**config.mk**
```make
export PLATFORM = sky130hd
export DESIGN_NAME = top
export DESIGN_NICKNAME = top
export VERILOG_FILES = /design/flow/design.v
export SDC_FILE = /design/flow/constraint.sdc
export NUM_CORES = 4
export LEC_CHECK = 0
export ABC_AREA = 0
export CAP_MARGIN = 30
export CELL_PAD_IN_SITES_GLOBAL_PLACEMENT = 3
export CORE_ASPECT_RATIO = 1.13
export CORE_MARGIN = 7
export CORE_UTILIZATION = 38
export CTS_CLUSTER_DIAMETER = 60
export GPL_TIMING_DRIVEN = 0
export SETUP_SLACK_MARGIN = 2.65
export SLEW_MARGIN = 25
export TNS_END_PERCENT = 90
```
**constraint.sdc**
```tcl
create_clock -name core_clock -period 13.1 [get_ports {clk}]
set_input_delay 2.6200 -clock core_clock [delete_from_list [all_inputs] [get_ports {clk}]]
set_output_delay 2.6200 -clock core_clock [all_outputs]
set_load 0.01 [all_outputs]
```
**design.v**
```verilog
module mux #(parameter N = 32)(
    input  wire [N-1:0] a,
    input  wire [N-1:0] b,
    input  wire sel,
    output reg  [N-1:0] y
);
    always @(*) begin
        y = sel ? b : a;
    end
endmodule
module Extender(
    input  [23:0] Instr,
    input  [1:0]  ImmSrc,
    output reg [31:0] ExtImm
);
    always @(*) begin
        case (ImmSrc)
            2'b00: ExtImm = {24'b0, Instr[7:0]};
            2'b01: ExtImm = {20'b0, Instr[11:0]};
            2'b10: ExtImm = {{6{Instr[23]}}, Instr, 2'b00};
            default: ExtImm = 32'b0;
        endcase
    end
endmodule
module alu (
    input  [31:0] A,   
    input  [31:0] B,    
    input  [1:0]  ALUControl,
    output reg  [31:0] Result,
    output reg         N,     
    output reg         Z,     
    output reg         C,     
    output reg         V      
);
     reg [32:0] temp;
  always @(*) begin
   temp = 33'd0;
   case( ALUControl)
    2'b00: begin
     temp = {1'b0, A} + {1'b0, B};
     Result = A+B;
    end
    2'b01: begin
     temp = {1'b0, A} - {1'b0, B};
     Result = A-B;
    end
    2'b10: begin
     Result = A & B;
    end
    2'b11: begin
     Result = A | B;
    end
   endcase
    C = ~ALUControl[1] & temp[32];
    V =  ~(A[31]^B[31]^ALUControl[0]) & (A[31]^Result[31])&~ALUControl[1];
    N =  Result[31];
    Z = (Result==0);
  end
endmodule
module Register_file(
    input         clk,
    input         WE3,           
    input  [3:0]  A1,            
    input  [3:0]  A2,            
    input  [3:0]  A3,            
    input  [31:0] R15,           
    input  [31:0] WD3,           
    output [31:0] RD1,           
    output [31:0] RD2            
);
    reg [31:0] rf[0:15];
    integer i;
    assign RD1 = (A1 == 4'd15) ? R15 : rf[A1];
    assign RD2 = (A2 == 4'd15) ? R15 : rf[A2];
    always @(posedge clk) begin
        if (WE3 && (A3 != 4'd15)) begin
            rf[A3] <= WD3;
        end
    end
endmodule
module Datapath(
    input         clk,
    input         reset,
    input         PCSrc,
    input         MemtoReg,
    input         MemWrite,
    input         ALUSrc,
    input  [1:0]  ALUControl,
    input  [1:0]  ImmSrc,
    input         RegWrite,
    input  [1:0]  RegSrc,
    input  [31:0] Instr,
    input  [31:0] ReadData,
    output [31:0] PC,
    output [31:0] ALUResult,
    output [31:0] WriteData,
    output [31:0] SrcA,
    output [31:0] SrcB,
    output [31:0] ExtImm,
    output [31:0] RD1,
    output [31:0] RD2,
    output        N,
    output        Z,
    output        C,
    output        V
);
    wire [31:0] PCNext, PCPlus4, PCPlus8;
    wire [31:0] Result;
    wire [31:0] RD;
    wire [3:0] RA1, RA2;
    reg [31:0] PCReg;
    assign PC = PCReg;
    always @(posedge clk or posedge reset) begin
        if(reset) PCReg<=0;
        else PCReg <= PCNext;
    end
    assign PCPlus4 = PC + 32'd4;
    assign PCPlus8 = PC + 32'd8;
    assign RD = Instr;
    mux #(.N(4)) muxA (
        .a(RD[19:16]),
        .b(4'b1111),
        .sel(RegSrc[0]),
        .y(RA1)
    );
    mux #(.N(4)) muxB (
        .a(RD[3:0]),
        .b(RD[15:12]),
        .sel(RegSrc[1]),
        .y(RA2)
    );
    Register_file rf (
        .clk(clk),
        .WE3(RegWrite),
        .A1(RA1),
        .A2(RA2),
        .A3(RD[15:12]),
        .R15(PCPlus8),
        .WD3(Result),
        .RD1(RD1),
        .RD2(RD2)
    );
    assign SrcA = RD1;
    assign WriteData = RD2;
    Extender ext (
        .Instr(RD[23:0]),
        .ImmSrc(ImmSrc),
        .ExtImm(ExtImm)
    );
    mux #(.N(32)) muxSrcB (
        .a(RD2),
        .b(ExtImm),
        .sel(ALUSrc),
        .y(SrcB)
    );
    alu ALU_inst (
        .A(SrcA),
        .B(SrcB),
        .ALUControl(ALUControl),
        .Result(ALUResult),
        .N(N),
        .Z(Z),
        .C(C),
        .V(V)
    );
    mux #(.N(32)) muxResult (
        .a(ALUResult),
        .b(ReadData),
        .sel(MemtoReg),
        .y(Result)
    );
    mux #(.N(32)) muxPC (
        .a(PCPlus4),
        .b(Result),
        .sel(PCSrc),
        .y(PCNext)
    );
endmodule
module Condition_Check(
  input  [3:0] Cond,
  input        N, Z, C, V,
  output reg   CondEx
);
  always @(*) begin
    case(Cond)
      4'b0000: CondEx = Z;                     
      4'b0001: CondEx = ~Z;                    
      4'b0010: CondEx = C;                     
      4'b0011: CondEx = ~C;                    
      4'b0100: CondEx = N;                     
      4'b0101: CondEx = ~N;                    
      4'b0110: CondEx = V;                     
      4'b0111: CondEx = ~V;                    
      4'b1000: CondEx = C & ~Z;                
      4'b1001: CondEx = (~C) | Z;              
      4'b1010: CondEx = ~(N ^ V);              
      4'b1011: CondEx =  (N ^ V);              
      4'b1100: CondEx = (~Z) & ~(N ^ V);       
      4'b1101: CondEx = Z | (N ^ V);           
      4'b1110: CondEx = 1'b1;                  
      default: CondEx = 1'bx;
    endcase
  end
endmodule
module Decoder (
    input  [1:0] Op,
    input  [5:0] Funct,
    input  [3:0] Rd,
    output [1:0] FlagW,
    output       PCS,
    output       RegW,
    output       MemW,
    output       MemtoReg,
    output       ALUSrc,
    output [1:0] ImmSrc,
    output [1:0] RegSrc,
    output [1:0] ALUControl
);
    reg  [9:0] controls;
    reg  [1:0] FlagW_r;
    reg  [1:0] ALUControl_r;
    wire Branch;
    wire ALUOp;
    assign FlagW      = FlagW_r;
    assign ALUControl = ALUControl_r;
    always @(*) begin
        case (Op)
            2'b00: begin
                if (Funct[5])        
                    controls = 10'b0000101001;
                else                 
                    controls = 10'b0000001001;
            end
            2'b01: begin
                if (Funct[0])        
                    controls = 10'b0001111000;
                else                 
                    controls = 10'b1001110100;
            end
            2'b10: begin
                controls = 10'b0110100010;
            end
            default: begin
                controls = 10'b0000000000;
            end
        endcase
    end
    assign { RegSrc,
             ImmSrc,
             ALUSrc,
             MemtoReg,
             RegW,
             MemW,
             Branch,
             ALUOp } = controls;
    always @(*) begin
        if (ALUOp) begin
            case (Funct[4:1])
                4'b0100: ALUControl_r = 2'b00;  
                4'b0010: ALUControl_r = 2'b01;  
                4'b0000: ALUControl_r = 2'b10;  
                4'b1100: ALUControl_r = 2'b11;  
                default: ALUControl_r = 2'b00;
            endcase
            FlagW_r[1] = Funct[0];
            FlagW_r[0] = Funct[0] &
                        ((ALUControl_r == 2'b00) |
                         (ALUControl_r == 2'b01));
        end
        else begin
            ALUControl_r = 2'b00;
            FlagW_r      = 2'b00;
        end
    end
    assign PCS = ((Rd == 4'b1111) & RegW) | Branch;
endmodule
module Control_Unit(
   input clk,
   input reset,
   input [3:0]Rd,
   input  [1:0] Op,
   input  [5:0] Funct,
   input  [3:0] Cond,
   input  N, Z, C, V,
   output         PCSrc,
   output         MemtoReg,
   output         MemWrite,
   output  [1:0]  ALUControl,
   output  [1:0]  ImmSrc,
   output         RegWrite,
   output         ALUSrc,
   output  [1:0]  RegSrc
    );
    wire PCS;
    wire RegW;
    wire MemW;
    wire CondEx;
    wire [1:0] FlagW;
    wire [1:0] FlagWrite;
    reg N_reg, Z_reg, C_reg, V_reg;
    assign FlagWrite = FlagW & {CondEx, CondEx};
   assign PCSrc = PCS & CondEx;
   assign RegWrite = RegW & CondEx;
   assign MemWrite = MemW & CondEx;
    always @(posedge clk or posedge reset) begin
    if (reset) begin
        N_reg <= 1'b0;
        Z_reg <= 1'b0;
        C_reg <= 1'b0;
        V_reg <= 1'b0;
    end else begin
        if (FlagWrite[1]) begin
            N_reg <= N;
            Z_reg <= Z;
        end
        if (FlagWrite[0]) begin
            C_reg <= C;
            V_reg <= V;
        end
    end
end
    Decoder decoder(
        .Rd(Rd),
        .Op(Op),
        .Funct(Funct),
        .PCS(PCS),
        .RegW(RegW),
        .MemW(MemW),
        .MemtoReg(MemtoReg),
        .ALUSrc(ALUSrc),
        .ImmSrc(ImmSrc),
        .RegSrc(RegSrc),
        .ALUControl(ALUControl),
        .FlagW(FlagW)
    );
    Condition_Check cond_check(
        .Cond(Cond),
        .N(N_reg), .Z(Z_reg), .C(C_reg), .V(V_reg),
        .CondEx(CondEx)
    );
endmodule
module top (
    input         clk,
    input         reset,
    output [31:0] PC,
    input  [31:0] Instr,
    output        MemWrite,
    output [31:0] DataAdr,
    output [31:0] WriteData,
    input  [31:0] ReadData
);
    wire        PCSrc;
    wire        MemtoReg;
    wire [1:0]  ALUControl;
    wire [1:0]  ImmSrc;
    wire        RegWrite;
    wire        ALUSrc;
    wire [1:0]  RegSrc;
    wire [31:0] ALUResult;
    wire [31:0] SrcA, SrcB, ExtImm;
    wire [31:0] RD1, RD2;
    wire N, Z, C, V;
    assign DataAdr = ALUResult;
    wire [3:0]  Cond;
    wire [1:0]  Op;
    wire [5:0]  Funct;
    wire [3:0]  Rd;
    Datapath datapath_inst (
        .clk(clk),
        .reset(reset),
        .PCSrc(PCSrc),
        .MemtoReg(MemtoReg),
        .MemWrite(MemWrite),
        .ALUSrc(ALUSrc),
        .ALUControl(ALUControl),
        .ImmSrc(ImmSrc),
        .RegWrite(RegWrite),
        .RegSrc(RegSrc),
        .Instr(Instr),
        .N(N), .Z(Z), .C(C), .V(V),
        .PC(PC),
        .ALUResult(ALUResult),
        .WriteData(WriteData),
        .ReadData(ReadData),
        .SrcA(SrcA),
        .SrcB(SrcB),
        .ExtImm(ExtImm),
        .RD1(RD1),
        .RD2(RD2)
    );
    assign Cond  = Instr[31:28];
    assign Op    = Instr[27:26];
    assign Funct = { Instr[25], Instr[24:21], Instr[20] };  
    assign Rd    = Instr[15:12];
    Control_Unit control_inst (
        .clk(clk),
        .reset(reset),
        .Rd(Rd),
        .Op(Op),
        .Funct(Funct),
        .Cond(Cond),
        .N(N), .Z(Z), .C(C), .V(V),
        .PCSrc(PCSrc),
        .MemtoReg(MemtoReg),
        .MemWrite(MemWrite),
        .ALUControl(ALUControl),
        .ImmSrc(ImmSrc),
        .RegWrite(RegWrite),
        .ALUSrc(ALUSrc),
        .RegSrc(RegSrc)
    );
endmodule
```
**run.sh**
```bash
#!/bin/bash
# the make line also repeats each setting of config.mk as NAME=value (left out here)
make -C /OpenROAD-flow-scripts/flow DESIGN_CONFIG=/design/flow/config.mk WORK_HOME=/design/flow/orfs CLKGATE_MAP_FILE= finish
```
==> results.py, run 1 <==
# Flow results
metrics = {
    "synthesis": {
        "common_cells": "edfxtp_1 (505), nand2_1 (327), mux2i_1 (266)",
        "syn_avg_cell_area_sq_um": 11.0,
        "xor_share_pct": 3.05,
        "syn_inst": 3120,
        "synth_seq_share_pct": 47.0,
        "most_common_cell": "edfxtp_1",
        "adder_share_pct": 2.09,
        "ys_area_sq_um": 34200,
        "async_reset_ff_share_pct": 6.65,
        "synthSimpleGateAreaFrac_pct": 11.5,
        "top_area_cell": "edfxtp_1",
        "synth.distinct_cells": 98,
        "synthAoiAreaFrac_pct": 16.8,
        "synthMuxAreaShare_pct": 15.6,
        "yosysWarnings": 9,
        "ff_type": "edfxtp_1",
        "edf_count": 505,
        "logic_family": "AND-OR/OR-AND gates",
        "synth_area_sq_um": 34200,
        "yosys_cells": 3120,
        "top_cells_by_area": "edfxtp_1 (44%), mux2i_1 (7.8%), mux4_2 (4.8%)",
        "top_area_share_pct": 44.4,
        "synth_flops": 541,
    },
    "cts": {
        "cts_tree": "done",
        "clockBufferDepth": 3,
        "clock-sinks": 541,
        "htree_levels": 3,
        "path_clk_slew_ps": 50,
        "insertion_delay_ps": 640,
        "cts-root-buf": "clkbuf_16",
        "numCtsBuffers": 66,
        "cts-hold-fix-buffers": 0,
    },
    "power": {
        "maxPowerGroup": "combinational cells",
        "power.switching_mw": 3.07,
        "seq_power_share_pct": 32.3,
        "clk-power_mw": 1.88,
        "powerSeq_mw": 2.48,
        "powerComb_mw": 3.31,
        "peakVddDrop_uv": 114,
        "p_comb_share_pct": 43.2,
        "internal_power_mw": 4.60,
        "clkPwrFrac_pct": 24.5,
        "p_per_area_nw_per_um2": 172,
        "finalPower_mw": 7.66,
        "swShare_pct": 40.0,
        "power_leakage_nw": 16.2,
    },
    "setup_path": {
        "slowest_delay_ps": 770,
        "slowest_stage": "a32oi_1",
        "ff2ff_path_depth": 28,
        "start_kind": "input port",
        "end_kind": "primary output",
        "cp.required_ps": 10480,
        "worstReg2RegStart": "datapath_inst.PCReg[5]",
        "rrSetupSlack_ps": 4820,
        "crit_chain": "clkdlybuf4s50_1 -> clkbuf_2 -> clkbuf_2 -> clkbuf_4 -> clkbuf_2 -> clkbuf_2 -> o2111ai_1 -> a32oi_1 -> a21oi_1 -> ha_4 -> nand4_1 -> or4_4 -> a211o_4 -> nand3_4 -> o22ai_4 -> o21ai_4 -> a31o_2 -> xnor2_2 -> o21ai_2 -> buf_2",
        "endpoint": "DataAdr[30]",
        "critPathLaunch": "Instr[18]",
        "critPathBufInv": 7,
        "critical-path-top-delay-family": "buffers and inverters",
        "rr_endpoint": "control_inst.Z_reg",
        "crit_fanout": 10,
        "cp_num_cells": 20,
        "crit_top_cell": "clkbuf_2",
        "arrival_ps": 8980,
        "worstSetupPathType": "input port to primary output",
    },
    "global_routing": {
        "grt_pass1_vias": 32100,
        "grt_util_all_layers_pct": 41.7,
        "antenna_found_initial": 11,
        "gr-total-overflow": 0,
        "grt_max_degree": 28,
        "grt_pass1_wl_mm": 282,
    },
    "timing": {
        "slew_headroom_pct": 20.1,
        "period_needed_ps": 11600,
        "finalClockPeriodUsage_pct": 88.6,
        "drv_slew": 0,
        "fin_worst_skew_ps": 30.5,
        "setup_viol": 0,
        "grt_setup_unrepaired": "true",
        "clock.fmax_mhz": 86.2,
        "tightest_slew_ps": 1200,
        "final.setup.tns_ps": 0,
        "hold_viol": 0,
    },
    "detailed_routing": {
        "wl_mm": 215,
        "dr.pass1.iters": 9,
        "drt-initial-drc-count": 5449,
        "vias": 34300,
        "route.detailed.vias_per_inst": 7.06,
        "wire_per_inst_microns": 44.2,
        "drc_errors": 0,
        "ant_nets": 0,
    },
    "layout": {
        "finalNetCount": 3731,
        "layout.cells.non_filler": 4862,
        "final_util_pct": 50.2,
        "layout-area-overhead-vs-synth_pct": 30.5,
    },
    "floorplanning": {
        "rows": 116,
        "die-area_sq_um": 98600,
        "core_area_sq_um": 88800,
        "fp.dieW_microns": 296,
        "io_pins": 163,
        "die_h_microns": 333,
        "fp_util_pct": 38.5,
    },
    "flow_run": {
        "warnings": 39,
        "cap_violations": 0,
    },
    "placed_design": {
        "placed_cells": 4573,
        "dp_hpwl_mm": 157,
        "port_buffers": 152,
        "routabilityCongestion": 1.01,
    },
    "hold_path": {
        "hp-class": "register to register",
        "min-delay-start": "control_inst.V_reg",
        "min_to": "control_inst.V_reg",
        "holdPathStages": 2,
    },
    "run_status": {
        "status": "timing/DRC/antenna clean",
    },
}
==> per-layer routing <==
metal	part of all wire, %	GRT usage, %
met1	36	51.4
met2	42	60.5
met3	14	16.3
met4	8.3	26.5
met5	0.096	1.34
==> cell type report <==
cell class,count,area [sq um]
multi-input combinational,2293,18400
buffer,257,2050
timing repair buffer,407,4240
clock inverter,32,369
fill,8076,44200
inverter,53,204
sequential,541,16100
tap,1180,1480
antenna,19,47.5
clock buffer,80,1750
==> stage by stage <==
stage | area [sq um] | setup slack [ps] | hold slack [ps]
final | 44600 | 1500 | 533
after detailed placement | 39200 | -2130 | 531
after floorplan | 34400 | 2580 | 492
after global routing | 44600 | 1470 | 577
after global placement | 37400 | -2880 | 539
after CTS | 43700 | 1590 | 542
==> what timing repair did <==
action                     4_1_cts  5_1_grt
buffers inserted               109       43
resized                        493      143
setup endpoints to repair      480       28
gates cloned                     2        1
pin swaps                       81       45
==> run 2: changes to the inputs <==
- CELL_PAD_IN_SITES_GLOBAL_PLACEMENT: 3 -> 0
- CORE_ASPECT_RATIO: 1.13 -> default
- CORE_MARGIN: 7 -> 2
- CORE_UTILIZATION: 38 -> 72
- CTS_CLUSTER_SIZE: default -> 54
- GPL_TIMING_DRIVEN: 0 -> 1
- PLACE_DENSITY_LB_ADDON: default -> 0.18
- SETUP_SLACK_MARGIN: 2.65 -> -0.2
- SLEW_MARGIN: 25 -> 20
- TNS_END_PERCENT: 90 -> 50
- clock period: 13.1 -> 8.11 ns (I/O delays scaled with it)
==> run 2 against run 1 <==
Net effect: the flow now stops in global routing; die size fell by 50%; area after synthesis unchanged; synthesized cell count did not move.
==> results.py, run 2 <==
# Generated from Yosys and OpenROAD reports
metrics = {
    "placed_design": {
        "routabilityCongestion": 1.17,
        "dp_hpwl_mm": 112,
        "placed_cells": 4323,
        "port_buffers": 162,
    },
    "cts": {
        "htree_levels": 2,
        "clockBufferDepth": 3,
        "cts-root-buf": "clkbuf_16",
        "numCtsBuffers": 40,
        "cts-hold-fix-buffers": 0,
        "clock-sinks": 541,
    },
    "synthesis": {
        "synthSimpleGateAreaFrac_pct": 11.5,
        "syn_inst": 3120,
        "top_area_share_pct": 44.4,
        "adder_share_pct": 2.09,
        "top_area_cell": "edfxtp_1",
        "yosysWarnings": 9,
        "synthAoiAreaFrac_pct": 16.8,
        "syn_avg_cell_area_sq_um": 11.0,
        "synth.distinct_cells": 98,
        "common_cells": "edfxtp_1 (505), nand2_1 (327), mux2i_1 (266)",
        "synth_area_sq_um": 34200,
        "yosys_cells": 3120,
        "ys_area_sq_um": 34200,
        "most_common_cell": "edfxtp_1",
        "synthMuxAreaShare_pct": 15.6,
        "synth_seq_share_pct": 47.0,
        "xor_share_pct": 3.05,
        "synth_flops": 541,
        "logic_family": "AND-OR/OR-AND gates",
        "ff_type": "edfxtp_1",
        "top_cells_by_area": "edfxtp_1 (44%), mux2i_1 (7.8%), mux4_2 (4.8%)",
        "async_reset_ff_share_pct": 6.65,
        "edf_count": 505,
    },
    "run_status": {
        "tool.error": "[ERROR GRT-0116] Global routing finished with congestion. Check the congestion regions in the DRC Viewer.",
        "status": "did not finish",
        "haltStage": "global routing",
    },
    "floorplanning": {
        "die-area_sq_um": 49200,
        "fp.dieW_microns": 222,
        "die_h_microns": 222,
        "rows": 79,
        "core_area_sq_um": 46800,
        "fp_util_pct": 73.1,
        "io_pins": 163,
    },
    "global_routing": {
        "gr-total-overflow": 1174,
        "grt_util_all_layers_pct": 94.7,
    },
}
==> run 2: layer usage <==
metal  track usage [%]  GRT overflow
met5              76.5            30
met4              95.6           302
met3              88.5           139
met2               102           591
met1              93.3           112
==> run 2: what timing repair did <==
item | 4_1_cts
setup buffers | 66
setup endpoints to repair | 31
pin swaps | 64
gates resized | 227
cloned | 2
==> run 2: through the flow <==
step                hold slack (ps)  setup WS, ps  cell area (sq um)  util (%)
detailed placement              563         -1800              41400      88.6
global placement                535         -1520              41400      88.5
floorplan                       492          -417              34400         -
CTS                             581          -726              44000      94.1
==> run 3: changes to the inputs <==
- ABC_AREA: 0 -> 1
- CAP_MARGIN: 30 -> 25
- CELL_PAD_IN_SITES_DETAIL_PLACEMENT: default -> 2
- CELL_PAD_IN_SITES_GLOBAL_PLACEMENT: 0 -> default
- CORE_MARGIN: 2 -> 8
- CORE_UTILIZATION: 72 -> 40
- CTS_CLUSTER_DIAMETER: 60 -> 155
- CTS_CLUSTER_SIZE: 54 -> 21
- GPL_TIMING_DRIVEN: 1 -> 0
- HOLD_SLACK_MARGIN: default -> 0.28
- MAX_ROUTING_LAYER: default -> met4
- PLACE_DENSITY_LB_ADDON: 0.18 -> default
- SETUP_SLACK_MARGIN: -0.2 -> 5
- SLEW_MARGIN: 20 -> 0
- TNS_END_PERCENT: 50 -> default
- clock period: 8.11 -> 16.7 ns (I/O delays scaled with it)
==> run 3 against run 2 <==
Net effect: the run again fails in global routing; die size grew 96%; synthesized cell count is 44% higher; area after synthesis increased by 1.6%.
==> results.py, run 3 <==
# Generated from Yosys and OpenROAD reports
metrics = {
    "placed_design": {
        "placed_cells": 5899,
        "routabilityCongestion": 1.08,
        "port_buffers": 161,
        "placed_area_sq_um": 39200,
        "dp_hpwl_mm": 181,
    },
    "synthesis": {
        "common_cells": "nand2_1 (1180), inv_1 (629), edfxtp_1 (512)",
        "ff_type": "edfxtp_1",
        "syn_inst": 4494,
        "synth_flops": 548,
        "synth.distinct_cells": 59,
        "synthAoiAreaFrac_pct": 13.8,
        "syn_avg_cell_area_sq_um": 7.73,
        "edf_count": 512,
        "synth_area_sq_um": 34700,
        "synthMuxAreaShare_pct": 0,
        "most_common_cell": "nand2_1",
        "top_area_share_pct": 44.3,
        "logic_family": "simple AND/OR/NAND/NOR gates",
        "synthSimpleGateAreaFrac_pct": 25.4,
        "yosysWarnings": 9,
        "synth_seq_share_pct": 46.8,
        "top_area_cell": "edfxtp_1",
        "top_cells_by_area": "edfxtp_1 (44%), nand2_1 (13%), nand3_1 (7.3%)",
        "adder_share_pct": 1.68,
        "yosys_cells": 4494,
        "xor_share_pct": 1.71,
        "async_reset_ff_share_pct": 6.57,
        "ys_area_sq_um": 34700,
    },
    "cts": {
        "numCtsBuffers": 30,
        "clockBufferDepth": 3,
        "cts-hold-fix-buffers": 0,
        "clock-sinks": 548,
        "htree_levels": 1,
        "cts-root-buf": "clkbuf_16",
    },
    "floorplanning": {
        "rows": 108,
        "die_h_microns": 311,
        "fp.dieW_microns": 311,
        "core_area_sq_um": 86500,
        "fp_util_pct": 40.2,
        "io_pins": 163,
        "die-area_sq_um": 96500,
    },
    "run_status": {
        "status": "did not finish",
        "haltStage": "global routing",
    },
}
==> run 3: what timing repair did <==
item / 4_1_cts
resized: 861
pin swaps: 145
endpoints found under the hold margin: 0
gates cloned: 3
buffers inserted: 152
setup endpoints to repair: 32
==> run 3: through the flow <==
step	worst slack, ps	hold WS [ps]	utilization, %	power [mW]
floorplan	6000	491	-	2.80
global placement	2080	552	43.8	3.84
detailed placement	1770	560	45.3	4.06
CTS	4960	593	51.2	5.24
==> run 4: changes to the inputs <==
- ABC_AREA: 1 -> 0
- CAP_MARGIN: 25 -> 30
- CELL_PAD_IN_SITES_DETAIL_PLACEMENT: 2 -> default
- CELL_PAD_IN_SITES_GLOBAL_PLACEMENT: default -> 1
- CORE_ASPECT_RATIO: default -> 1.13
- CORE_MARGIN: 8 -> 7
- CORE_UTILIZATION: 40 -> 38
- CTS_CLUSTER_DIAMETER: 155 -> 143
- CTS_CLUSTER_SIZE: 21 -> default
- HOLD_SLACK_MARGIN: 0.28 -> 0.06
- MIN_ROUTING_LAYER: default -> met2
- SETUP_SLACK_MARGIN: 5 -> 2.65
- SLEW_MARGIN: 0 -> 25
- TNS_END_PERCENT: default -> 25
- clock period: 16.7 -> 13.1 ns (I/O delays scaled with it)
==> run 4 against run 3 <==
Net effect: area after synthesis shrank 1.6%; die size grew 2.1%; the run again fails in global routing; synthesized cell count shrank 31%.
==> results.py, run 4 <==
# Generated from Yosys and OpenROAD reports
metrics = {
    "synthesis": {
        "async_reset_ff_share_pct": 6.65,
        "logic_family": "AND-OR/OR-AND gates",
        "synth_area_sq_um": 34200,
        "common_cells": "edfxtp_1 (505), nand2_1 (327), mux2i_1 (266)",
        "top_cells_by_area": "edfxtp_1 (44%), mux2i_1 (7.8%), mux4_2 (4.8%)",
        "edf_count": 505,
        "syn_avg_cell_area_sq_um": 11.0,
        "most_common_cell": "edfxtp_1",
        "yosysWarnings": 9,
        "top_area_share_pct": 44.4,
        "synth_seq_share_pct": 47.0,
        "synth.distinct_cells": 98,
        "syn_inst": 3120,
        "synthMuxAreaShare_pct": 15.6,
        "synth_flops": 541,
        "ff_type": "edfxtp_1",
        "ys_area_sq_um": 34200,
        "yosys_cells": 3120,
        "top_area_cell": "edfxtp_1",
        "synthSimpleGateAreaFrac_pct": 11.5,
        "xor_share_pct": 3.05,
        "synthAoiAreaFrac_pct": 16.8,
        "adder_share_pct": 2.09,
    },
    "floorplanning": {
        "core_area_sq_um": 88800,
        "fp.dieW_microns": 296,
        "rows": 116,
        "die_h_microns": 333,
        "fp_util_pct": 38.5,
        "die-area_sq_um": 98600,
        "io_pins": 163,
    },
    "cts": {
        "clockBufferDepth": 3,
        "htree_levels": 3,
        "cts-root-buf": "clkbuf_16",
        "clock-sinks": 541,
        "numCtsBuffers": 66,
        "cts-hold-fix-buffers": 0,
    },
    "global_routing": {
        "grt_util_all_layers_pct": 80.0,
        "gr-total-overflow": 707,
    },
    "placed_design": {
        "routabilityCongestion": 1.22,
        "port_buffers": 152,
        "dp_hpwl_mm": 162,
        "dp_worst_setup_slack_ps": -2560,
        "placed_cells": 4580,
    },
    "run_status": {
        "haltStage": "global routing",
        "status": "did not finish",
        "tool.error": "[ERROR GRT-0116] Global routing finished with congestion. Check the congestion regions in the DRC Viewer.",
    },
}
## run 4: metal layers
metal	GRT overflow	global-route usage (%)
met1	-	-
met2	50	83.5
met3	624	88.5
met4	33	60.1
met5	-	-
## run 4: stage by stage
step / utilization [%] / area, sq um / setup TNS, ps
2_1_floorplan: - / 34400 / 0
3_5_place_dp: 44.3 / 39300 / -36290
3_3_place_gp: 42.1 / 37400 / -587520
4_1_cts: 50.2 / 44600 / 0
## run 4: repair_timing
action	4_1_cts
pin swaps	87
gates resized	591
gates cloned	1
setup buffers	138
setup endpoints to repair	408
==> run 5: changes to the inputs <==
- CAP_MARGIN: 30 -> 15
- CELL_PAD_IN_SITES_GLOBAL_PLACEMENT: 1 -> 3
- CORE_ASPECT_RATIO: 1.13 -> 1.02
- CORE_MARGIN: 7 -> 3
- CORE_UTILIZATION: 38 -> 40
- CTS_CLUSTER_DIAMETER: 143 -> 356
- CTS_CLUSTER_SIZE: default -> 18
- GPL_ROUTABILITY_DRIVEN: default -> 0
- GPL_TIMING_DRIVEN: 0 -> default
- HOLD_SLACK_MARGIN: 0.06 -> default
- MAX_ROUTING_LAYER: met4 -> default
- MIN_ROUTING_LAYER: met2 -> met1
- PLACE_DENSITY: default -> 0.66
- SETUP_SLACK_MARGIN: 2.65 -> 3.74
- SLEW_MARGIN: 25 -> 15
- TNS_END_PERCENT: 25 -> 75
- clock period: 13.1 -> 14.9 ns (I/O delays scaled with it)
==> run 5 against run 4 <==
Net effect: now clean on timing, DRC and antenna; area after synthesis is the same; die size shrank 9.7%; synthesized cell count is the same.
==> results.py, run 5 <==
# Flow results
metrics = {
    "synthesis": {
        "top_area_share_pct": 44.4,
        "top_cells_by_area": "edfxtp_1 (44%), mux2i_1 (7.8%), mux4_2 (4.8%)",
        "logic_family": "AND-OR/OR-AND gates",
        "ff_type": "edfxtp_1",
        "yosysWarnings": 9,
        "edf_count": 505,
        "yosys_cells": 3120,
        "top_area_cell": "edfxtp_1",
        "ys_area_sq_um": 34200,
        "adder_share_pct": 2.09,
        "synth.distinct_cells": 98,
        "synth_flops": 541,
        "synthSimpleGateAreaFrac_pct": 11.5,
        "synthMuxAreaShare_pct": 15.6,
        "async_reset_ff_share_pct": 6.65,
        "most_common_cell": "edfxtp_1",
        "syn_avg_cell_area_sq_um": 11.0,
        "syn_inst": 3120,
        "xor_share_pct": 3.05,
        "synthAoiAreaFrac_pct": 16.8,
        "synth_area_sq_um": 34200,
        "synth_seq_share_pct": 47.0,
        "common_cells": "edfxtp_1 (505), nand2_1 (327), mux2i_1 (266)",
    },
    "floorplanning": {
        "die_h_microns": 301,
        "rows": 107,
        "die-area_sq_um": 89000,
        "fp_util_pct": 40.7,
        "io_pins": 163,
        "core_area_sq_um": 84100,
        "fp.dieW_microns": 295,
    },
    "power": {
        "powerComb_mw": 2.72,
        "clk-power_mw": 1.01,
        "power.switching_mw": 2.44,
        "p_per_area_nw_per_um2": 142,
        "maxPowerGroup": "combinational cells",
        "clkPwrFrac_pct": 17.1,
        "peakVddDrop_uv": 118,
        "seq_power_share_pct": 37.0,
        "internal_power_mw": 3.48,
        "swShare_pct": 41.2,
        "powerSeq_mw": 2.19,
        "p_comb_share_pct": 45.9,
        "power_leakage_nw": 14.8,
    },
    "setup_path": {
        "start_kind": "input port",
        "ff2ff_path_depth": 26,
        "crit_fanout": 11,
        "arrival_ps": 8780,
        "end_kind": "primary output",
        "cp.required_ps": 11920,
        "rrSetupSlack_ps": 7060,
        "worstSetupPathType": "input port to primary output",
        "worstReg2RegStart": "datapath_inst.PCReg[6]",
        "critPathLaunch": "Instr[27]",
        "endpoint": "DataAdr[30]",
        "slowest_stage": "o21ai_4",
        "rr_endpoint": "control_inst.Z_reg",
        "critical-path-top-delay-family": "AND-OR/OR-AND gates",
        "cp_num_cells": 27,
        "critPathBufInv": 6,
        "slowest_delay_ps": 560,
    },
    "timing": {
        "grt_setup_unrepaired": "true",
        "hold_viol": 0,
        "final.setup.tns_ps": 0,
        "tightest_slew_ps": 1220,
        "fin_worst_skew_ps": 37.0,
        "setup_viol": 0,
        "clock.fmax_mhz": 85.1,
        "slew_headroom_pct": 17.9,
        "finalClockPeriodUsage_pct": 78.9,
        "holdWs_ps": 575,
        "drv_slew": 0,
        "period_needed_ps": 11760,
    },
    "detailed_routing": {
        "drt-initial-drc-count": 4030,
        "wl_mm": 178,
        "ant_nets": 0,
        "route.detailed.vias_per_inst": 6.95,
        "wire_per_inst_microns": 39.4,
        "dr.pass1.iters": 6,
        "drc_errors": 0,
        "vias": 31400,
    },
    "cts": {
        "cts-root-buf": "clkbuf_16",
        "clockBufferDepth": 3,
        "path_clk_slew_ps": 100,
        "cts_tree": "done",
        "htree_levels": 2,
        "numCtsBuffers": 36,
        "insertion_delay_ps": 620,
        "cts-hold-fix-buffers": 0,
        "clock-sinks": 541,
    },
    "run_status": {
        "status": "timing/DRC/antenna clean",
    },
    "hold_path": {
        "holdPathStages": 2,
        "min_to": "control_inst.V_reg",
        "min-delay-start": "control_inst.V_reg",
        "hp-class": "register to register",
    },
    "placed_design": {
        "port_buffers": 162,
        "dp_hpwl_mm": 115,
    },
    "global_routing": {
        "grt_max_degree": 67,
        "antenna_found_initial": 10,
        "grt_pass1_vias": 30000,
        "grt_pass1_wl_mm": 242,
        "grt_util_all_layers_pct": 38.9,
        "gr-total-overflow": 0,
    },
    "flow_run": {
        "warnings": 39,
        "cap_violations": 0,
    },
    "layout": {
        "final_util_pct": 49.7,
        "layout-area-overhead-vs-synth_pct": 22.2,
        "finalNetCount": 3526,
    },
}
==> run 5: area by class of cell <==
type	instances	area [sq um]
antenna	8	20.0
clock buffer	48	946
clock inverter	4	61.3
fill	7635	42300
inverter	53	215
multi-input combinational	2299	18500
sequential	541	16100
tap	1090	1360
timing repair buffer	483	4630
==> run 5: metrics by stage <==
stage	area, sq um	cells	power [mW]	worst slack [ps]
2_1_floorplan	34400	3144	3.34	3660
3_3_place_gp	37600	4282	4.56	984
3_5_place_dp	37600	4283	4.57	1020
4_1_cts	41000	4480	5.78	3290
5_1_grt	41700	4518	6.09	2990
6_report	41800	4526	5.92	3140
==> run 5: timing repair <==
item / in CTS / in global routing
pin swaps: 111 / 77
gates resized: 333 / 95
endpoints found under the setup margin: 32 / 26
setup buffers: 134 / 37
gates cloned: 11 / 1
==> run 5: per-layer routing <==
metal  GRT usage [%]  part of all wire, %  vias up
met1            52.7                   39    16000
met3            9.59                   12      495
met2            59.1                   43     2178
met5               0                0.028        -
met4            17.7                  5.5        6
li1                -                    -    12700
==> run 6: changes to the inputs <==
- ABC_AREA: 0 -> default
- CAP_MARGIN: 15 -> 20
- CELL_PAD_IN_SITES_GLOBAL_PLACEMENT: 3 -> default
- CORE_ASPECT_RATIO: 1.02 -> default
- CORE_MARGIN: 3 -> 2
- CTS_CLUSTER_DIAMETER: 356 -> default
- CTS_CLUSTER_SIZE: 18 -> default
- GPL_ROUTABILITY_DRIVEN: 0 -> default
- MIN_ROUTING_LAYER: met1 -> default
- PLACE_DENSITY: 0.66 -> 0.6
- SETUP_SLACK_MARGIN: 3.74 -> 2.77
- SLEW_MARGIN: 15 -> 20
- TNS_END_PERCENT: 75 -> default
- clock period: 14.9 -> 10.4 ns (I/O delays scaled with it)
==> run 6 against run 5 <==
Net effect: still clean; clock power increased by 130%; clock skew increased by 11 ps; synthesized cell count unchanged; count of clock-buffer cells in the layout increased by 17; utilization increased by 3.6 points; flip-flop count unchanged; first-iteration DRC count increased by 22%; worst hold slack got worse by 26 ps; worst setup slack got worse by 2600 ps; area after synthesis unchanged; critical endpoint is now DataAdr[22]; largest power group unchanged.
==> results.py, run 6 <==
# Flow results
metrics = {
    "setup_path": {
        "critPathBufInv": 10,
        "end_kind": "primary output",
        "crit_fanout": 6,
        "critical-path-top-delay-family": "AND-OR/OR-AND gates",
        "endpoint": "DataAdr[22]",
        "cp_num_cells": 30,
        "slowest_stage": "a222oi_1",
        "cp.required_ps": 8320,
        "crit_top_cell": "buf_6",
        "rr_endpoint": "control_inst.Z_reg",
        "start_kind": "input port",
        "slowest_delay_ps": 690,
        "critPathLaunch": "Instr[27]",
        "arrival_ps": 7800,
        "ff2ff_path_depth": 41,
        "worstReg2RegStart": "datapath_inst.PCReg[3]",
        "rrSetupSlack_ps": 2820,
        "worstSetupPathType": "input port to primary output",
    },
    "power": {
        "maxPowerGroup": "combinational cells",
        "clk-power_mw": 2.33,
        "p_per_area_nw_per_um2": 218,
        "finalPower_mw": 9.87,
        "power.switching_mw": 3.71,
        "internal_power_mw": 6.16,
        "clkPwrFrac_pct": 23.7,
        "seq_power_share_pct": 31.8,
        "peakVddDrop_uv": 208,
        "p_comb_share_pct": 44.6,
        "powerSeq_mw": 3.14,
        "swShare_pct": 37.6,
        "power_leakage_nw": 16.9,
        "powerComb_mw": 4.40,
    },
    "synthesis": {
        "top_area_cell": "edfxtp_1",
        "yosysWarnings": 9,
        "syn_avg_cell_area_sq_um": 11.0,
        "synthMuxAreaShare_pct": 15.6,
        "top_area_share_pct": 44.4,
        "most_common_cell": "edfxtp_1",
        "xor_share_pct": 3.05,
        "common_cells": "edfxtp_1 (505), nand2_1 (327), mux2i_1 (266)",
        "synth_flops": 541,
        "logic_family": "AND-OR/OR-AND gates",
        "edf_count": 505,
        "synth_area_sq_um": 34200,
        "async_reset_ff_share_pct": 6.65,
        "ff_type": "edfxtp_1",
        "ys_area_sq_um": 34200,
        "synthAoiAreaFrac_pct": 16.8,
        "synth_seq_share_pct": 47.0,
        "top_cells_by_area": "edfxtp_1 (44%), mux2i_1 (7.8%), mux4_2 (4.8%)",
        "synthSimpleGateAreaFrac_pct": 11.5,
        "syn_inst": 3120,
        "synth.distinct_cells": 98,
        "yosys_cells": 3120,
        "adder_share_pct": 2.09,
    },
    "timing": {
        "period_needed_ps": 9880,
        "fin_worst_skew_ps": 47.9,
        "holdWs_ps": 550,
        "slew_headroom_pct": 27.9,
        "drv_slew": 0,
        "setup_viol": 0,
        "grt_setup_unrepaired": "true",
        "final.setup.tns_ps": 0,
        "hold_viol": 0,
        "finalClockPeriodUsage_pct": 95.0,
        "tightest_slew_ps": 1080,
        "clock.fmax_mhz": 101,
        "worst_slack_ps": 524,
    },
    "floorplanning": {
        "rows": 107,
        "fp.dieW_microns": 296,
        "io_pins": 163,
        "core_area_sq_um": 84900,
        "die_h_microns": 296,
        "fp_util_pct": 40.3,
        "die-area_sq_um": 87800,
    },
    "detailed_routing": {
        "dr.pass1.iters": 8,
        "ant_nets": 0,
        "vias": 32400,
        "wl_mm": 162,
        "route.detailed.vias_per_inst": 6.56,
        "wire_per_inst_microns": 32.8,
        "drt-initial-drc-count": 4922,
        "drc_errors": 0,
    },
    "global_routing": {
        "grt_pass1_wl_mm": 223,
        "grt_pass1_vias": 30300,
        "gr-total-overflow": 0,
        "grt_util_all_layers_pct": 35.7,
        "antenna_found_initial": 13,
        "grt_max_degree": 61,
    },
    "flow_run": {
        "warnings": 37,
        "cap_violations": 0,
    },
    "layout": {
        "layout-area-overhead-vs-synth_pct": 32.4,
        "layout.cells.non_filler": 4941,
        "nFillCells": 7462,
        "finalNetCount": 3848,
    },
    "cts": {
        "htree_levels": 2,
        "numCtsBuffers": 61,
        "insertion_delay_ps": 680,
        "cts-root-buf": "clkbuf_16",
        "clockBufferDepth": 3,
        "path_clk_slew_ps": 50,
        "clock-sinks": 541,
        "cts_tree": "done",
        "cts-hold-fix-buffers": 0,
    },
    "placed_design": {
        "dp_worst_setup_slack_ps": -562,
        "routabilityCongestion": 1.00,
        "placed_cells": 4708,
        "port_buffers": 162,
        "dp_hpwl_mm": 113,
    },
    "hold_path": {
        "min_to": "control_inst.V_reg",
        "holdPathStages": 2,
        "hp-class": "register to register",
        "min-delay-start": "control_inst.V_reg",
    },
    "run_status": {
        "status": "timing/DRC/antenna clean",
    },
}
run 6: routing by layer:
metal / GRT usage (%) / up-vias / wire length (microns)
li1: - / 13400 / -
met3: 8.79 / 572 / 21900
met4: 19.2 / 6 / 10500
met5: 0 / - / 33
met1: 47.2 / 15800 / 60100
met2: 54.1 / 2553 / 69400
run 6: what timing repair did:
item,4_1_cts,5_1_grt
resized,261,149
gates cloned,2,5
setup buffers,57,45
endpoints found under the setup margin,465,279
pin swaps,70,59
run 6: area by class of cell:
class                           count  area [sq um]  area share [%]
Antenna cell                        8          20.0          0.0442
Clock buffer                       65          1540            3.41
Clock inverter                     51           628            1.39
Inverter                           53           211           0.467
Multi-Input combinational cell   2296         18300            40.5
Sequential cell                   541         16100            35.5
Tap cell                         1144          1430            3.16
Timing Repair Buffer              783          7010            15.5
run 6: through the flow:
step                util [%]  area, sq um
floorplan                  -        34700
global route            53.3        45200
detailed placement      48.2        40900
CTS                     52.0        44100
finish                  53.3        45200
global placement        48.2        40900
==> run 7: changes to the inputs <==
- ABC_AREA: default -> 1
- CELL_PAD_IN_SITES_DETAIL_PLACEMENT: default -> 2
- CORE_MARGIN: 2 -> 8
- CTS_CLUSTER_DIAMETER: default -> 155
- CTS_CLUSTER_SIZE: default -> 79
- PLACE_DENSITY: 0.6 -> default
- SETUP_SLACK_MARGIN: 2.77 -> 5
- clock period: 10.4 -> 16.7 ns (I/O delays scaled with it)
==> run 7 against run 6 <==
Net effect: the run now fails in global routing; synthesized cell count rose by 44%; die size up 9.9%; area after synthesis is 1.6% higher.
==> results.py, run 7 <==
# Generated from Yosys and OpenROAD reports
metrics = {
    "run_status": {
        "status": "did not finish",
        "haltStage": "global routing",
        "tool.error": "[ERROR GRT-0116] Global routing finished with congestion. Check the congestion regions in the DRC Viewer.",
    },
    "floorplanning": {
        "fp.dieW_microns": 311,
        "fp_util_pct": 40.2,
        "die_h_microns": 311,
        "die-area_sq_um": 96500,
        "io_pins": 163,
        "core_area_sq_um": 86500,
        "rows": 108,
    },
    "global_routing": {
        "grt_util_all_layers_pct": 62.3,
        "gr-total-overflow": 13,
    },
    "cts": {
        "htree_levels": 1,
        "cts-root-buf": "clkbuf_16",
        "clockBufferDepth": 3,
        "numCtsBuffers": 14,
        "cts-hold-fix-buffers": 0,
        "clock-sinks": 548,
    },
    "placed_design": {
        "placed_area_sq_um": 37600,
        "port_buffers": 162,
        "dp_worst_setup_slack_ps": 1450,
        "dp_hpwl_mm": 136,
        "routabilityCongestion": 1.06,
    },
    "synthesis": {
        "logic_family": "simple AND/OR/NAND/NOR gates",
        "synth_flops": 548,
        "yosys_cells": 4494,
        "syn_inst": 4494,
        "async_reset_ff_share_pct": 6.57,
        "xor_share_pct": 1.71,
        "ff_type": "edfxtp_1",
        "synthAoiAreaFrac_pct": 13.8,
        "top_area_cell": "edfxtp_1",
        "adder_share_pct": 1.68,
        "synth.distinct_cells": 59,
        "synthMuxAreaShare_pct": 0,
        "top_area_share_pct": 44.3,
        "edf_count": 512,
        "most_common_cell": "nand2_1",
        "synth_seq_share_pct": 46.8,
        "yosysWarnings": 9,
        "top_cells_by_area": "edfxtp_1 (44%), nand2_1 (13%), nand3_1 (7.3%)",
        "syn_avg_cell_area_sq_um": 7.73,
        "ys_area_sq_um": 34700,
        "common_cells": "nand2_1 (1180), inv_1 (629), edfxtp_1 (512)",
        "synth_area_sq_um": 34700,
        "synthSimpleGateAreaFrac_pct": 25.4,
    },
}
-- run 7: repair_timing --
| item | in CTS |
|---|---|
| gates resized | 496 |
| gates cloned | 37 |
| setup buffers | 149 |
| endpoints found under the setup margin | 56 |
| pin swaps | 94 |
-- run 7: layer usage --
metal  GRT overflow  global-route usage [%]
met5              0                    18.9
met2              1                    81.0
met4              5                    63.3
met3              7                    44.3
met1              0                    61.2
-- run 7: through the flow --
step | utilization (%) | power, mW | std cells | hold slack (ps)
after floorplan | - | 2.80 | 4525 | 491
after global placement | 43.5 | 3.66 | 5687 | 562
after detailed placement | 43.5 | 3.84 | 5687 | 600
after CTS | 48.5 | 4.80 | 5897 | 658
==> run 8: changes to the inputs <==
- ABC_AREA: 1 -> default
- CELL_PAD_IN_SITES_DETAIL_PLACEMENT: 2 -> default
- CORE_MARGIN: 8 -> 2
- CORE_UTILIZATION: 40 -> 58
- CTS_CLUSTER_DIAMETER: 155 -> default
- CTS_CLUSTER_SIZE: 79 -> default
- MAX_ROUTING_LAYER: default -> met4
- PLACE_DENSITY: default -> 0.6
- SETUP_SLACK_MARGIN: 5 -> 1.74
- clock period: 16.7 -> 5.84 ns (I/O delays scaled with it)
==> run 8 against run 7 <==
Net effect: now fails the layout checks on setup timing; area after synthesis shrank 1.6%; synthesized cell count shrank 31%; die size shrank 37%.
==> results.py, run 8 <==
# Flow results
metrics = {
    "synthesis": {
        "logic_family": "AND-OR/OR-AND gates",
        "synthAoiAreaFrac_pct": 16.8,
        "top_cells_by_area": "edfxtp_1 (44%), mux2i_1 (7.8%), mux4_2 (4.8%)",
        "syn_avg_cell_area_sq_um": 11.0,
        "most_common_cell": "edfxtp_1",
        "async_reset_ff_share_pct": 6.65,
        "synthSimpleGateAreaFrac_pct": 11.5,
        "top_area_cell": "edfxtp_1",
        "synthMuxAreaShare_pct": 15.6,
        "common_cells": "edfxtp_1 (505), nand2_1 (327), mux2i_1 (266)",
        "yosysWarnings": 9,
        "synth_seq_share_pct": 47.0,
        "synth_flops": 541,
        "adder_share_pct": 2.09,
        "synth.distinct_cells": 98,
        "syn_inst": 3120,
        "ys_area_sq_um": 34200,
        "top_area_share_pct": 44.4,
        "synth_area_sq_um": 34200,
        "ff_type": "edfxtp_1",
        "edf_count": 505,
        "yosys_cells": 3120,
        "xor_share_pct": 3.05,
    },
    "global_routing": {
        "grt_max_degree": 44,
        "gr-total-overflow": 0,
        "antenna_found_initial": 14,
        "grt_pass1_vias": 35800,
        "grt_util_all_layers_pct": 56.8,
        "grt_pass1_wl_mm": 240,
    },
    "timing": {
        "clock.fmax_mhz": 123,
        "setup_viol": 499,
        "finalClockPeriodUsage_pct": 139,
        "slew_headroom_pct": 3.80,
        "period_needed_ps": 8120,
        "worst_slack_ps": -2280,
        "grt_setup_unrepaired": "true",
        "tightest_slew_ps": 1440,
        "final.setup.tns_ps": -370290,
        "fin_worst_skew_ps": 59.8,
        "hold_viol": 0,
        "drv_slew": 0,
        "holdWs_ps": 550,
    },
    "run_status": {
        "violatedChecks": "setup timing",
        "status": "failed layout checks",
    },
    "power": {
        "power_leakage_nw": 19.1,
        "powerComb_mw": 8.86,
        "power.switching_mw": 6.82,
        "clkPwrFrac_pct": 21.7,
        "clk-power_mw": 3.97,
        "powerSeq_mw": 5.41,
        "p_comb_share_pct": 48.6,
        "p_per_area_nw_per_um2": 377,
        "internal_power_mw": 11.4,
        "seq_power_share_pct": 29.7,
        "finalPower_mw": 18.2,
        "swShare_pct": 37.4,
        "maxPowerGroup": "combinational cells",
        "peakVddDrop_uv": 472,
    },
    "floorplanning": {
        "fp.dieW_microns": 247,
        "rows": 88,
        "die-area_sq_um": 60900,
        "fp_util_pct": 58.9,
        "core_area_sq_um": 58000,
        "io_pins": 163,
        "die_h_microns": 247,
    },
    "detailed_routing": {
        "route.detailed.vias_per_inst": 7.42,
        "vias": 37100,
        "dr.pass1.iters": 12,
        "ant_nets": 0,
        "drc_errors": 0,
        "drt-initial-drc-count": 6899,
        "wl_mm": 172,
        "wire_per_inst_microns": 34.4,
    },
    "cts": {
        "cts-root-buf": "clkbuf_16",
        "path_clk_slew_ps": 50,
        "htree_levels": 2,
        "numCtsBuffers": 59,
        "clockBufferDepth": 3,
        "insertion_delay_ps": 700,
        "clock-sinks": 541,
        "cts_tree": "done",
    },
    "layout": {
        "layout-area-overhead-vs-synth_pct": 41.7,
        "finalNetCount": 4274,
        "final_util_pct": 83.5,
        "nFillCells": 3177,
    },
    "hold_path": {
        "min-delay-start": "control_inst.C_reg",
        "min_to": "control_inst.C_reg",
        "holdPathStages": 2,
        "hp-class": "register to register",
    },
    "flow_run": {
        "cap_violations": 0,
        "warnings": 39,
    },
    "setup_path": {
        "endpoint": "DataAdr[31]",
        "critPathLaunch": "Instr[2]",
        "crit_fanout": 9,
        "rr_endpoint": "control_inst.Z_reg",
        "ff2ff_path_depth": 29,
        "slowest_stage": "clkdlybuf4s50_1",
        "cp_num_cells": 29,
        "start_kind": "input port",
        "crit_top_cell": "buf_4",
        "critical-path-top-delay-family": "buffers and inverters",
        "slowest_delay_ps": 550,
        "rrSetupSlack_ps": -1110,
        "end_kind": "primary output",
        "arrival_ps": 6960,
        "worstSetupPathType": "input port to primary output",
        "critPathBufInv": 10,
        "worstReg2RegStart": "datapath_inst.PCReg[3]",
        "cp.required_ps": 4670,
    },
    "placed_design": {
        "port_buffers": 162,
        "dp_hpwl_mm": 120,
        "dp_worst_setup_slack_ps": -3430,
        "routabilityCongestion": 1.15,
    },
}
[run 8: metrics by stage]
step	area [sq um]	instances
after floorplan	34600	3144
after global routing	48400	4994
after CTS	47700	4955
final	48400	4997
after global placement	44000	4771
after detailed placement	44000	4771
[run 8: area by class of cell]
cell class / count / area (sq um) / share of cell area [%]
multi-input cells: 2294 / 18500 / 38.2
flip-flops and latches: 541 / 16100 / 33.2
repair buffers: 1213 / 10600 / 22.0
clock buffers: 70 / 1530 / 3.15
well taps: 765 / 957 / 1.98
clock inverters: 42 / 497 / 1.03
inverters: 53 / 199 / 0.411
diodes: 19 / 47.5 / 0.0982
[run 8: per-layer routing]
metal,track usage [%],vias to the layer above,part of all wire [%]
li1,-,14300,-
met1,66.7,17200,32
met2,75.9,4125,39
met3,27.1,1466,19
met4,39.8,0,10
met5,-,-,0
[run 8: repair_timing]
item	4_1_cts	5_1_grt
setup endpoints to repair	753	948
hold buffers	0	0
cloned	6	0
gates resized	335	99
setup buffers	66	23
pin swaps	101	45
endpoints found under the hold margin	0	0
==> run 9: changes to the inputs <==
- CORE_UTILIZATION: 58 -> 57
- MAX_ROUTING_LAYER: met4 -> default
- PLACE_DENSITY: 0.6 -> default
- SETUP_SLACK_MARGIN: 1.74 -> 2.14
- clock period: 5.84 -> 7.72 ns (I/O delays scaled with it)
==> run 9 against run 8 <==
Net effect: still fails the layout checks on setup timing; register-to-register slack better by 1300 ps; via count down 4.0%; clock skew up 8.4 ps; worst hold slack better by 7.7 ps; critical path depth unchanged; power down 26%; utilization down 5.0 points; largest cell class unchanged.
==> results.py, run 9 <==
# Flow results
metrics = {
    "run_status": {
        "status": "failed layout checks",
        "violatedChecks": "setup timing",
    },
    "detailed_routing": {
        "route.detailed.vias_per_inst": 7.44,
        "wire_per_inst_microns": 34.9,
        "vias": 35600,
        "drt-initial-drc-count": 6330,
        "ant_nets": 0,
        "wl_mm": 167,
        "dr.pass1.iters": 11,
        "drc_errors": 0,
    },
    "power": {
        "powerComb_mw": 6.53,
        "powerSeq_mw": 4.17,
        "clkPwrFrac_pct": 21.2,
        "seq_power_share_pct": 30.7,
        "swShare_pct": 37.8,
        "peakVddDrop_uv": 252,
        "maxPowerGroup": "combinational cells",
        "p_per_area_nw_per_um2": 293,
        "internal_power_mw": 8.44,
        "power.switching_mw": 5.14,
        "p_comb_share_pct": 48.1,
        "power_leakage_nw": 18.0,
        "clk-power_mw": 2.88,
    },
    "synthesis": {
        "synth_area_sq_um": 34200,
        "synthMuxAreaShare_pct": 15.6,
        "syn_inst": 3120,
        "top_cells_by_area": "edfxtp_1 (44%), mux2i_1 (7.8%), mux4_2 (4.8%)",
        "synth.distinct_cells": 98,
        "ff_type": "edfxtp_1",
        "synthSimpleGateAreaFrac_pct": 11.5,
        "xor_share_pct": 3.05,
        "edf_count": 505,
        "async_reset_ff_share_pct": 6.65,
        "syn_avg_cell_area_sq_um": 11.0,
        "ys_area_sq_um": 34200,
        "adder_share_pct": 2.09,
        "top_area_cell": "edfxtp_1",
        "top_area_share_pct": 44.4,
        "synth_seq_share_pct": 47.0,
        "yosysWarnings": 9,
        "synth_flops": 541,
        "yosys_cells": 3120,
        "common_cells": "edfxtp_1 (505), nand2_1 (327), mux2i_1 (266)",
        "most_common_cell": "edfxtp_1",
        "synthAoiAreaFrac_pct": 16.8,
        "logic_family": "AND-OR/OR-AND gates",
    },
    "setup_path": {
        "ff2ff_path_depth": 42,
        "critical-path-top-delay-family": "AND-OR/OR-AND gates",
        "worstReg2RegStart": "datapath_inst.PCReg[3]",
        "critPathBufInv": 10,
        "rrSetupSlack_ps": 150,
        "slowest_delay_ps": 470,
        "worstSetupPathType": "input port to primary output",
        "endpoint": "DataAdr[28]",
        "cp.required_ps": 6180,
        "critPathLaunch": "Instr[27]",
        "arrival_ps": 7340,
        "slowest_stage": "o41a_1",
        "crit_fanout": 6,
        "end_kind": "primary output",
        "rr_endpoint": "datapath_inst.rf.rf[0][24]",
        "cp_num_cells": 29,
        "start_kind": "input port",
        "crit_top_cell": "buf_12",
    },
    "timing": {
        "worst_slack_ps": -1170,
        "tightest_slew_ps": 1250,
        "period_needed_ps": 8890,
        "hold_viol": 0,
        "finalClockPeriodUsage_pct": 115,
        "setup_viol": 62,
        "drv_slew": 0,
        "grt_setup_unrepaired": "true",
        "slew_headroom_pct": 16.3,
        "clock.fmax_mhz": 113,
        "fin_worst_skew_ps": 68.2,
    },
    "cts": {
        "cts-hold-fix-buffers": 0,
        "clockBufferDepth": 3,
        "cts_tree": "done",
        "clock-sinks": 541,
        "cts-root-buf": "clkbuf_16",
        "path_clk_slew_ps": 70,
        "insertion_delay_ps": 700,
        "numCtsBuffers": 56,
        "htree_levels": 2,
    },
    "global_routing": {
        "grt_util_all_layers_pct": 52.3,
        "grt_pass1_vias": 33800,
        "gr-total-overflow": 0,
        "antenna_found_initial": 10,
        "grt_pass1_wl_mm": 235,
        "grt_max_degree": 45,
    },
    "layout": {
        "nFillCells": 3670,
        "layout-area-overhead-vs-synth_pct": 35.7,
        "final_util_pct": 78.4,
        "finalNetCount": 4073,
    },
    "floorplanning": {
        "fp_util_pct": 57.8,
        "core_area_sq_um": 59100,
        "io_pins": 163,
        "die_h_microns": 249,
        "die-area_sq_um": 61900,
        "rows": 89,
        "fp.dieW_microns": 249,
    },
    "hold_path": {
        "min_to": "control_inst.Z_reg",
        "min-delay-start": "control_inst.Z_reg",
        "hp-class": "register to register",
        "holdPathStages": 2,
    },
    "placed_design": {
        "dp_worst_setup_slack_ps": -2290,
        "dp_hpwl_mm": 116,
        "port_buffers": 162,
        "routabilityCongestion": 1.07,
    },
    "flow_run": {
        "warnings": 39,
        "cap_violations": 0,
    },
}
-- run 9: routing by layer --
layer / wire length, microns / vias to the layer above / part of all wire, % / track usage (%)
li1: - / 13800 / - / -
met1: 54500 / 16700 / 33 / 64.8
met2: 66500 / 3899 / 40 / 73.3
met3: 31300 / 1199 / 19 / 25.0
met4: 14600 / 14 / 8.7 / 32.7
met5: 250 / - / 0.15 / 0
-- run 9: repair_timing --
| action | CTS | global route |
|---|---|---|
| setup buffers | 77 | 32 |
| endpoints found under the setup margin | 588 | 571 |
| pin swaps | 97 | 71 |
| gates cloned | 3 | 2 |
| gates resized | 300 | 85 |
-- run 9: stage by stage --
step	setup TNS, ps	area (sq um)	power (mW)	hold WS, ps	std cells
after floorplan	-4770	34600	6.51	492	3144
after global placement	-280580	42400	9.56	528	4560
after detailed placement	-300750	42400	9.67	545	4561
after CTS	-18400	45700	12.9	558	4746
after global routing	-48600	46400	13.8	608	4781
final	-42590	46400	13.6	558	4789
-- run 9: final cells by class --
class / instances / area, sq um / share of cell area, %
Multi-Input combinational cell: 2296 / 18300 / 39.5
Sequential cell: 541 / 16100 / 34.6
Clock buffer: 64 / 1430 / 3.09
Timing Repair Buffer: 1013 / 8880 / 19.1
Clock inverter: 41 / 493 / 1.06
Inverter: 53 / 211 / 0.456
Tap cell: 773 / 967 / 2.09
Antenna cell: 8 / 20.0 / 0.0432
==> run 10: changes to the inputs <==
- ABC_AREA: default -> 0
- CAP_MARGIN: 20 -> 15
- CELL_PAD_IN_SITES_GLOBAL_PLACEMENT: default -> 3
- CORE_ASPECT_RATIO: default -> 1.02
- CORE_MARGIN: 2 -> 3
- CORE_UTILIZATION: 57 -> 40
- CTS_CLUSTER_SIZE: default -> 18
- GPL_ROUTABILITY_DRIVEN: default -> 1
- MIN_ROUTING_LAYER: default -> met1
- PLACE_DENSITY: default -> 0.66
- SETUP_SLACK_MARGIN: 2.14 -> 3.74
- SLEW_MARGIN: 20 -> 15
- TNS_END_PERCENT: default -> 75
- clock period: 7.72 -> 14.9 ns (I/O delays scaled with it)
==> run 10 against run 9 <==
Net effect: clock power is 44% lower; routed wire length is 10% higher; now clean on timing, DRC and antenna; synthesized cell count stayed put; cell count is 2.7% lower; power is 51% lower; global-route usage is 12 points lower.
==> results.py, run 10 <==
# Flow results
metrics = {
    "floorplanning": {
        "fp_util_pct": 40.7,
        "core_area_sq_um": 84100,
        "die_h_microns": 301,
        "io_pins": 163,
        "rows": 107,
        "fp.dieW_microns": 295,
        "die-area_sq_um": 89000,
    },
    "setup_path": {
        "slowest_stage": "or4_1",
        "worstSetupPathType": "input port to primary output",
        "endpoint": "DataAdr[30]",
        "critical-path-top-delay-family": "AND-OR/OR-AND gates",
        "critPathLaunch": "Instr[27]",
        "cp_num_cells": 32,
        "worstReg2RegStart": "datapath_inst.PCReg[6]",
        "arrival_ps": 8950,
        "slowest_delay_ps": 420,
        "rr_endpoint": "control_inst.Z_reg",
        "crit_top_cell": "buf_4",
        "end_kind": "primary output",
        "ff2ff_path_depth": 27,
        "cp.required_ps": 11920,
        "critPathBufInv": 10,
        "rrSetupSlack_ps": 7220,
        "crit_fanout": 6,
        "start_kind": "input port",
    },
    "power": {
        "seq_power_share_pct": 32.8,
        "powerComb_mw": 2.88,
        "power.switching_mw": 2.65,
        "p_per_area_nw_per_um2": 151,
        "p_comb_share_pct": 43.1,
        "powerSeq_mw": 2.20,
        "internal_power_mw": 4.05,
        "power_leakage_nw": 16.0,
        "clk-power_mw": 1.61,
        "swShare_pct": 39.6,
        "maxPowerGroup": "combinational cells",
        "clkPwrFrac_pct": 24.1,
        "peakVddDrop_uv": 104,
    },
    "timing": {
        "drv_slew": 0,
        "fin_worst_skew_ps": 46.7,
        "clock.fmax_mhz": 83.8,
        "final.setup.tns_ps": 0,
        "setup_viol": 0,
        "hold_viol": 0,
        "tightest_slew_ps": 1320,
        "grt_setup_unrepaired": "true",
        "slew_headroom_pct": 11.7,
        "finalClockPeriodUsage_pct": 80.1,
        "period_needed_ps": 11930,
    },
    "synthesis": {
        "syn_avg_cell_area_sq_um": 11.0,
        "synth_seq_share_pct": 47.0,
        "top_cells_by_area": "edfxtp_1 (44%), mux2i_1 (7.8%), mux4_2 (4.8%)",
        "ff_type": "edfxtp_1",
        "common_cells": "edfxtp_1 (505), nand2_1 (327), mux2i_1 (266)",
        "syn_inst": 3120,
        "synth.distinct_cells": 98,
        "top_area_share_pct": 44.4,
        "synthSimpleGateAreaFrac_pct": 11.5,
        "adder_share_pct": 2.09,
        "edf_count": 505,
        "logic_family": "AND-OR/OR-AND gates",
        "most_common_cell": "edfxtp_1",
        "synthAoiAreaFrac_pct": 16.8,
        "async_reset_ff_share_pct": 6.65,
        "top_area_cell": "edfxtp_1",
        "ys_area_sq_um": 34200,
        "xor_share_pct": 3.05,
        "synth_flops": 541,
        "yosys_cells": 3120,
        "yosysWarnings": 9,
        "synth_area_sq_um": 34200,
        "synthMuxAreaShare_pct": 15.6,
    },
    "detailed_routing": {
        "route.detailed.vias_per_inst": 6.91,
        "wire_per_inst_microns": 39.5,
        "wl_met2_mm": 79.2,
        "wl_mm": 184,
        "ant_nets": 0,
        "dr.pass1.iters": 7,
        "drt-initial-drc-count": 4132,
        "drc_errors": 0,
        "vias": 32200,
        "route.met3.wl_mm": 23.0,
        "top_layer": "met5",
        "met1_length_mm": 69.8,
    },
    "global_routing": {
        "grt_max_degree": 80,
        "antenna_found_initial": 9,
        "grt_pass1_vias": 31300,
        "gr-total-overflow": 0,
        "grt_util_all_layers_pct": 40.6,
        "grt_pass1_wl_mm": 251,
    },
    "run_status": {
        "status": "timing/DRC/antenna clean",
    },
    "cts": {
        "path_clk_slew_ps": 50,
        "cts-hold-fix-buffers": 0,
        "clock-sinks": 541,
        "htree_levels": 3,
        "numCtsBuffers": 67,
        "cts-root-buf": "clkbuf_16",
        "cts_tree": "done",
        "clockBufferDepth": 3,
        "insertion_delay_ps": 640,
    },
    "layout": {
        "layout.cells.non_filler": 4658,
        "nFillCells": 7358,
        "finalNetCount": 3627,
        "layout-area-overhead-vs-synth_pct": 29.6,
    },
    "hold_path": {
        "min-delay-start": "control_inst.V_reg",
        "min_to": "control_inst.V_reg",
        "holdPathStages": 2,
        "hp-class": "register to register",
    },
    "placed_design": {
        "dp_hpwl_mm": 119,
        "port_buffers": 162,
        "routabilityCongestion": 0.957,
        "placed_cells": 4284,
    },
    "flow_run": {
        "warnings": 39,
        "cap_violations": 0,
    },
}
-- run 10: layout make-up --
| class | instances | area (sq um) | share of cell area (%) |
|---|---|---|---|
| inverter | 53 | 216 | 0.489 |
| clock inverter | 40 | 404 | 0.912 |
| timing repair buffer | 554 | 5730 | 12.9 |
| clock buffer | 79 | 1740 | 3.93 |
| sequential | 541 | 16100 | 36.3 |
| antenna | 3 | 7.51 | 0.0169 |
| tap | 1090 | 1360 | 3.08 |
| multi-input combinational | 2298 | 18800 | 42.4 |
-- run 10: layer usage --
metal | GRT usage, % | up-vias
met1 | 52.5 | 16200
met2 | 61.0 | 2409
li1 | - | 13000
met4 | 21.2 | 12
met3 | 12.6 | 590
met5 | 1.05 | -
-- run 10: per-stage QoR --
stage | hold WS (ps) | setup WS (ps) | power (mW) | area, sq um | util [%]
after global routing | 604 | 2860 | 6.87 | 44300 | 52.7
after floorplan | 492 | 3660 | 3.34 | 34400 | -
after CTS | 582 | 3270 | 6.54 | 43700 | 52.0
final | 568 | 2970 | 6.70 | 44300 | 52.7
after detailed placement | 569 | 1040 | 4.60 | 37600 | 44.7
after global placement | 546 | 1210 | 4.60 | 37600 | 44.7
-- run 10: what timing repair did --
item,CTS,global route
gates cloned,19,0
buffers inserted,198,35
gates resized,455,74
pin swaps,140,73
setup endpoints to repair,31,27
Power figures rest on the tool's default switching activity, not on a simulated workload.
